build 16:
// execute
module execute
#(
	parameter [31:0] RESET = 32'h0000_0000
)
(
	input clk,
	input reset,
	input  [31:0] reg_rdata1,
	input  [31:0] reg_rdata2,
	input  [31:0] execute_imm,
	input  [31:0] pc,
	input  [31:0] fetch_pc,
	input     	immediate_sel,
	input     	mem_write,
	input     	jal,
	input     	jalr,
	input     	lui,
	input     	alu,
	input     	branch,
	input     	arithsubtype,
	input     	mem_to_reg,
	input     	stall_read,
	input  [4:0]  dest_reg_sel,
	input  [2:0]  alu_op,
	input  [1:0]  dmem_raddr,
	input     	wb_branch_i,
	input     	wb_branch_nxt_i,
	output [31:0] alu_operand1,
	output [31:0] alu_operand2,
	output [31:0] write_address,
	output    	branch_stall,
	output reg [31:0] next_pc,
	output reg    	branch_taken,
	output [31:0] wb_result,
	output    	wb_mem_write,
	output    	wb_alu_to_reg,
	output [4:0]  wb_dest_reg_sel,
	output    	wb_branch,
	output    	wb_branch_nxt,
	output    	wb_mem_to_reg,
	output [1:0]  wb_read_address,
	output [2:0]  mem_alu_operation
);
localparam  [31: 0] NOP        = 32'h0000_0013;      
localparam  [ 6: 0] LUI     = 7'b0110111,         
  ...
export LEC_CHECK = 0
export ABC_AREA = 1
export CAP_MARGIN = 20
export CORE_MARGIN = 2
export CORE_UTILIZATION = 72
export CTS_CLUSTER_DIAMETER = 361
export CTS_CLUSTER_SIZE = 16
export PLACE_DENSITY_LB_ADDON = 0.01
export SLEW_MARGIN = 20
create_clock -name core_clock -period 5.46 [get_ports {clk}]
run.sh (not shown) runs the stock make flow with config.mk's settings and CLKGATE_MAP_FILE=.
As the logs show, build 16 stopped at global placement (3_3_place_gp) after a tool error, so it never reached the end of the flow.
Inputs modified between build 16 and build 36:
Settings: setting CELL_PAD_IN_SITES_GLOBAL_PLACEMENT to 1 for the first time; removing CTS_CLUSTER_SIZE (formerly 16); removing ABC_AREA (formerly 1); changing CAP_MARGIN from 20 to 10; setting SETUP_SLACK_MARGIN to -0.72 for the first time; removing CTS_CLUSTER_DIAMETER (formerly 361); setting CELL_PAD_IN_SITES_DETAIL_PLACEMENT to 1 for the first time; setting GPL_TIMING_DRIVEN to 0 for the first time; setting MAX_ROUTING_LAYER to met5 for the first time; changing CORE_MARGIN from 2 to 7; changing SLEW_MARGIN from 20 to 30; setting HOLD_SLACK_MARGIN to 0.01 for the first time; setting MIN_ROUTING_LAYER to met1 for the first time; changing CORE_UTILIZATION from 72 to 40; removing PLACE_DENSITY_LB_ADDON (formerly 0.01); changing the clock period (ns, I/O delays scaled along) from 5.46 to 7.89.
### Flow results
- The log for build 16 ends in global placement (3_3_place_gp) with error FLW-0024, so the run never completed.
- From the logs: build 36 reached the end of the flow and failed the layout checks with setup timing.
- Build 36 reports a higher area fraction in mux cells than build 16 does.
- Looking at number of different library cells in the post-synthesis netlist across build 16 and build 36, the one that comes out lower is build 16.
- The floorplan net count in build 36 was lower than what build 16 gave.
- Synthesized cell count of build 36 falls short of that of build 16 by more than a quarter.
Relative to build 36, the following input files were edited for build 89:
Settings: changing CORE_UTILIZATION from 40 to 35; changing CORE_MARGIN from 7 to 8; setting CORE_ASPECT_RATIO to 1.05 for the first time; removing HOLD_SLACK_MARGIN (formerly 0.01); removing GPL_TIMING_DRIVEN (formerly 0); removing MIN_ROUTING_LAYER (formerly met1); setting TNS_END_PERCENT to 10 for the first time; changing SLEW_MARGIN from 30 to 20; setting CTS_CLUSTER_SIZE to 54 for the first time; removing MAX_ROUTING_LAYER (formerly met5); removing SETUP_SLACK_MARGIN (formerly -0.72); changing CAP_MARGIN from 10 to 20; setting PLACE_DENSITY_LB_ADDON to 0.29 for the first time; removing CELL_PAD_IN_SITES_DETAIL_PLACEMENT (formerly 1); changing CELL_PAD_IN_SITES_GLOBAL_PLACEMENT from 1 to 3; setting CTS_CLUSTER_DIAMETER to 226 for the first time; changing the clock period (ns, I/O delays scaled along) from 7.89 to 12.0.
==> comparison <==
- Number of tap cells inserted delta for build 89 relative to build 36: about 10% higher
- Build 89 went all the way through synthesis, placement and routing and the layout is clean on timing, DRC and antenna.
- For the final instance count without filler cells, build 89 came in 100 lower than build 36 did.
- From build 36 to build 89 the numbers moved as follows: area occupied by multi-input gates fell by 770 µm²; total number of placement rows rose by 8; proportion of cell area spent on the clock network stayed essentially flat; setup slack of the critical path after layout rose by 1210 ps; number of cells on the worst hold path stayed essentially flat.
--- input diff build 89..build 67 ---
Settings: removing PLACE_DENSITY_LB_ADDON (formerly 0.29); setting MAX_ROUTING_LAYER to met4 for the first time; setting HOLD_SLACK_MARGIN to 0.01 for the first time; setting MIN_ROUTING_LAYER to met2 for the first time; changing CELL_PAD_IN_SITES_GLOBAL_PLACEMENT from 3 to 1; removing CORE_ASPECT_RATIO (formerly 1.05); changing CORE_UTILIZATION from 35 to 40; removing CTS_CLUSTER_SIZE (formerly 54); changing SLEW_MARGIN from 20 to 30; changing CORE_MARGIN from 8 to 7; setting SETUP_SLACK_MARGIN to 2.1 for the first time; removing CTS_CLUSTER_DIAMETER (formerly 226); setting GPL_TIMING_DRIVEN to 0 for the first time; removing TNS_END_PERCENT (formerly 10); changing the clock period (ns, I/O delays scaled along) from 12.0 to 7.89.
Notes after the runs:
Across build 89 and build 67, a clean result was obtained everywhere but in build 67. Build 67 never completed; the flow aborted with a tool error in global routing (5_1_grt). Measured against each other, build 89 and build 67 differ in height of the die, the lower figure coming from build 67. Count of instantiated cells in the yosys netlist came out exactly the same in build 89 and build 67. From build 89 to build 67 the numbers moved as follows: synthesized area per cell neither gained nor lost much, floorplan row count lost about 9%, area of the placeable core lost about 13%, port buffer count lost about 1.4%. Between build 89 and build 67, cell area reported after detailed placement is lower for build 89, build 67 comes in above that.

========
Starting RTL as in the previous note.
Settings: LEC_CHECK=0, CAP_MARGIN=20, CORE_ASPECT_RATIO=1.05, CORE_MARGIN=2, CORE_UTILIZATION=35, CTS_CLUSTER_SIZE=15, SLEW_MARGIN=20; clock period 12.0 ns.
Next try:
- CORE_ASPECT_RATIO: 1.05 -> default
- CORE_UTILIZATION: 35 -> 72
- CTS_CLUSTER_SIZE: 15 -> default
- PLACE_DENSITY: default -> 0.39
- clock period: 12.0 -> 10.3 ns (I/O delays scaled with it)
Now the flow ended with an error in global routing (5_1_grt).
Die area goes down by well over a third.
Area after synthesis stays the same.
Synthesized cell count does not change.

========
The RTL this note starts from:
==> flow/design.v <==
localparam  [31: 0] NOP        = 32'h0000_0013;      
localparam  [ 6: 0] LUI     = 7'b0110111,         
                    JAL     = 7'b1101111,         
                    JALR    = 7'b1100111,         
                    BRANCH  = 7'b1100011,         
                    LOAD    = 7'b0000011,         
                    STORE   = 7'b0100011,         
                    ARITHI  = 7'b0010011,         
                    ARITHR  = 7'b0110011;         
localparam  [ 2: 0] BEQ     = 3'b000,
                    BNE     = 3'b001,
                    BLT     = 3'b100,
                    BGE     = 3'b101,
                    BLTU    = 3'b110,
                    BGEU    = 3'b111;
localparam  [ 2: 0] LB      = 3'b000,
                    LH      = 3'b001,
                    LW      = 3'b010,
                    LBU     = 3'b100,
                    LHU     = 3'b101;
localparam  [ 2: 0] SB      = 3'b000,
                    SH      = 3'b001,
                    SW      = 3'b010;
localparam  [ 2: 0] ADD     = 3'b000,     
                    SLL     = 3'b001,
                    SLT     = 3'b010,
                    SLTU    = 3'b011,
                    XOR     = 3'b100,
                    SR      = 3'b101,     
                    OR      = 3'b110,
                    AND     = 3'b111;
`timescale 1ns/1ps
module execute
#(
	parameter [31:0] RESET = 32'h0000_0000
)
(
	input clk,
	input reset,
	input  [31:0] reg_rdata1,
	input  [31:0] reg_rdata2,
	input  [31:0] execute_imm,
	input  [31:0] pc,
	input  [31:0] fetch_pc,
	input     	immediate_sel,
	input     	mem_write,
	input     	jal,
	input     	jalr,
	input     	lui,
	input     	alu,
	input     	branch,
	input     	arithsubtype,
	input     	mem_to_reg,
	input     	stall_read,
	input  [4:0]  dest_reg_sel,
	input  [2:0]  alu_op,
	input  [1:0]  dmem_raddr,
	input     	wb_branch_i,
	input     	wb_branch_nxt_i,
	output [31:0] alu_operand1,
	output [31:0] alu_operand2,
	output [31:0] write_address,
	output    	branch_stall,
	output reg [31:0] next_pc,
	output reg    	branch_taken,
	output [31:0] wb_result,
	output    	wb_mem_write,
	output    	wb_alu_to_reg,
	output [4:0]  wb_dest_reg_sel,
	output    	wb_branch,
	output    	wb_branch_nxt,
	output    	wb_mem_to_reg,
	output [1:0]  wb_read_address,
	output [2:0]  mem_alu_operation
);
localparam  [31: 0] NOP        = 32'h0000_0013;      
localparam  [ 6: 0] LUI     = 7'b0110111,         
                    JAL     = 7'b1101111,         
                    JALR    = 7'b1100111,         
                    BRANCH  = 7'b1100011,         
                    LOAD    = 7'b0000011,         
                    STORE   = 7'b0100011,         
                    ARITHI  = 7'b0010011,         
                    ARITHR  = 7'b0110011;         
localparam  [ 2: 0] BEQ     = 3'b000,
                    BNE     = 3'b001,
                    BLT     = 3'b100,
                    BGE     = 3'b101,
                    BLTU    = 3'b110,
                    BGEU    = 3'b111;
localparam  [ 2: 0] LB      = 3'b000,
                    LH      = 3'b001,
                    LW      = 3'b010,
                    LBU     = 3'b100,
                    LHU     = 3'b101;
localparam  [ 2: 0] SB      = 3'b000,
                    SH      = 3'b001,
                    SW      = 3'b010;
localparam  [ 2: 0] ADD     = 3'b000,     
                    SLL     = 3'b001,
                    SLT     = 3'b010,
                    SLTU    = 3'b011,
                    XOR     = 3'b100,
                    SR      = 3'b101,     
                    OR      = 3'b110,
                    AND     = 3'b111;
reg  [31:0] ex_result;
wire [32:0] ex_result_subs;
wire [32:0] ex_result_subu;
wire [31:0] ex_result_sra = $signed(alu_operand1) >>> alu_operand2[4:0];
assign alu_operand1 = reg_rdata1;
assign alu_operand2 = immediate_sel ? execute_imm : reg_rdata2;  
assign ex_result_subs =
	{alu_operand1[31], alu_operand1} -
	{alu_operand2[31], alu_operand2};
assign ex_result_subu = $unsigned(alu_operand1) - $unsigned(alu_operand2);
assign write_address = alu_operand1 + execute_imm;
assign branch_stall  = wb_branch_nxt_i || wb_branch_i;
always @(*) begin
	next_pc  	= fetch_pc + 4;
	branch_taken = !branch_stall;
	case (1'b1)
    	jal  : next_pc = pc + execute_imm;
    	jalr : next_pc = alu_operand1 + execute_imm;
    	branch: begin
        	case (alu_op)
            	BEQ:  begin
                	next_pc = (ex_result_subs == 0)
                          	? pc + execute_imm
                          	: fetch_pc + 4;
                	if (ex_result_subs != 0)
                    	branch_taken = 1'b0;
            	end
            	BNE:  begin
					next_pc = (ex_result_subs != 0)
                          	? pc + execute_imm
                          	: fetch_pc + 4;
					if (ex_result_subs == 0)
                    	branch_taken = 1'b0;
            	end
            	BLT:  begin
                	next_pc = ex_result_subs[32]
                          	? pc + execute_imm
                          	: fetch_pc + 4;
                	if (!ex_result_subs[32])
                    	branch_taken = 1'b0;
            	end
            	BGE:  begin
                	next_pc = !ex_result_subs[32]
                          	? pc + execute_imm
                          	: fetch_pc + 4;
                	if (ex_result_subs[32])
                    	branch_taken = 1'b0;
            	end
            	BLTU: begin
                	next_pc = ex_result_subu[32]
                          	? pc + execute_imm
                          	: fetch_pc + 4;
                	if (!ex_result_subu[32])
                    	branch_taken = 1'b0;
            	end
            	BGEU: begin
                	next_pc = !ex_result_subu[32]
                          	? pc + execute_imm
                          	: fetch_pc + 4;
                	if (ex_result_subu[32])
                    	branch_taken = 1'b0;
            	end
            	default: next_pc = fetch_pc;  
        	endcase
    	end
    	default: begin     	 
        	next_pc  	= fetch_pc + 4;
        	branch_taken = 1'b0;
    	end
	endcase
end
always @(*) begin
	case (1'b1)
    	mem_write: ex_result = alu_operand2;
    	jal,
    	jalr:  	ex_result = pc + 4;
    	lui:   	ex_result = execute_imm;
    	alu: begin
        	case (alu_op)
            	ADD : ex_result =
                  	arithsubtype
                  	? alu_operand1 - alu_operand2
                  	: alu_operand1 + alu_operand2;
            	SLL : ex_result = alu_operand1 << alu_operand2[4:0];  
            	SLT : ex_result = ex_result_subs[32];
				SLTU: ex_result = ($unsigned(alu_operand1) < $unsigned(alu_operand2)) ? 1 : 0;  
            	XOR : ex_result = alu_operand1 ^ alu_operand2;
            	SR  : ex_result =
                  	arithsubtype
                  	? ex_result_sra
                  	: alu_operand1 >> alu_operand2[4:0];
            	OR  : ex_result = alu_operand1 | alu_operand2;
            	AND : ex_result = alu_operand1 & alu_operand2;
            	default: ex_result = 'hx;
        	endcase
    	end
    	default: ex_result = 'hx;
	endcase
end
ex_mem_wb_reg u_ex_mem_wb (
	.clk        	(clk),
	.reset_n    	(reset),
	.stall_n    	(stall_read),
	.ex_result  	(ex_result),
	.mem_write  	(mem_write && !branch_stall),
	.alu_to_reg 	(alu | lui | jal |
                  	jalr | mem_to_reg),
	.dest_reg_sel   (dest_reg_sel),
	.branch_taken   (branch_taken),
	.mem_to_reg 	(mem_to_reg),
	.read_address   (dmem_raddr),
	.alu_operation  (alu_op),
	.ex_mem_result    	(wb_result),
	.ex_mem_mem_write 	(wb_mem_write),
	.ex_mem_alu_to_reg	(wb_alu_to_reg),
	.ex_mem_dest_reg_sel  (wb_dest_reg_sel),
	.ex_mem_branch    	(wb_branch),
	.ex_mem_branch_nxt	(wb_branch_nxt),
	.ex_mem_mem_to_reg	(wb_mem_to_reg),
	.ex_mem_read_address  (wb_read_address),
	.ex_mem_alu_operation (mem_alu_operation)
);
endmodule
module ex_mem_wb_reg (
	input     	clk,
	input     	reset_n,
	input     	stall_n,
	input  [31:0] ex_result,
	input     	mem_write,
	input     	alu_to_reg,
	input  [4:0]  dest_reg_sel,
	input     	branch_taken,
	input     	mem_to_reg,
	input  [1:0]  read_address,
	input  [2:0]  alu_operation,
	output reg [31:0] ex_mem_result,
	output reg    	ex_mem_mem_write,
	output reg    	ex_mem_alu_to_reg,
	output reg [4:0]  ex_mem_dest_reg_sel,
	output reg    	ex_mem_branch,
	output reg    	ex_mem_branch_nxt,
	output reg    	ex_mem_mem_to_reg,
	output reg [1:0]  ex_mem_read_address,
	output reg [2:0]  ex_mem_alu_operation
);
always @(posedge clk or negedge reset_n) begin
	if (!reset_n) begin
    	ex_mem_result     	<= 32'h0;
    	ex_mem_mem_write  	<= 1'b0;
    	ex_mem_alu_to_reg 	<= 1'b0;
    	ex_mem_dest_reg_sel   <= 5'h0;
    	ex_mem_branch     	<= 1'b0;
    	ex_mem_branch_nxt 	<= 1'b0;
    	ex_mem_mem_to_reg 	<= 1'b0;
    	ex_mem_read_address   <= 2'h0;
    	ex_mem_alu_operation  <= 3'h0;
	end
	else if (!stall_n) begin
    	ex_mem_result     	<= ex_result;
    	ex_mem_mem_write  	<= mem_write;
    	ex_mem_alu_to_reg 	<= alu_to_reg;
    	ex_mem_dest_reg_sel   <= dest_reg_sel;
    	ex_mem_branch     	<= branch_taken;
    	ex_mem_branch_nxt 	<= ex_mem_branch;   
    	ex_mem_mem_to_reg 	<= mem_to_reg;
    	ex_mem_read_address   <= read_address;
    	ex_mem_alu_operation  <= alu_operation;
	end
end
endmodule
clock: 6.85 ns
lec_check: 0
cap_margin: 20
core_margin: 2
core_utilization: 52
cts_cluster_diameter: 283
cts_cluster_size: 98
slew_margin: 20
tns_end_percent: 15
The first run finished but fails on negative setup slack.
Next try:
- ABC_AREA: default -> 1
- CORE_UTILIZATION: 52 -> 72
- CTS_CLUSTER_DIAMETER: 283 -> 361
- CTS_CLUSTER_SIZE: 98 -> 15
- GPL_ROUTABILITY_DRIVEN: default -> 0
- PLACE_DENSITY_LB_ADDON: default -> 0.01
- TNS_END_PERCENT: 15 -> default
- clock period: 6.85 -> 5.46 ns (I/O delays scaled with it)
With this change the flow aborted during 3_3_place_gp.
Die size fell by 22%.
Synthesized cell count rose by 37%.
Synthesized area rose by 6.8%.
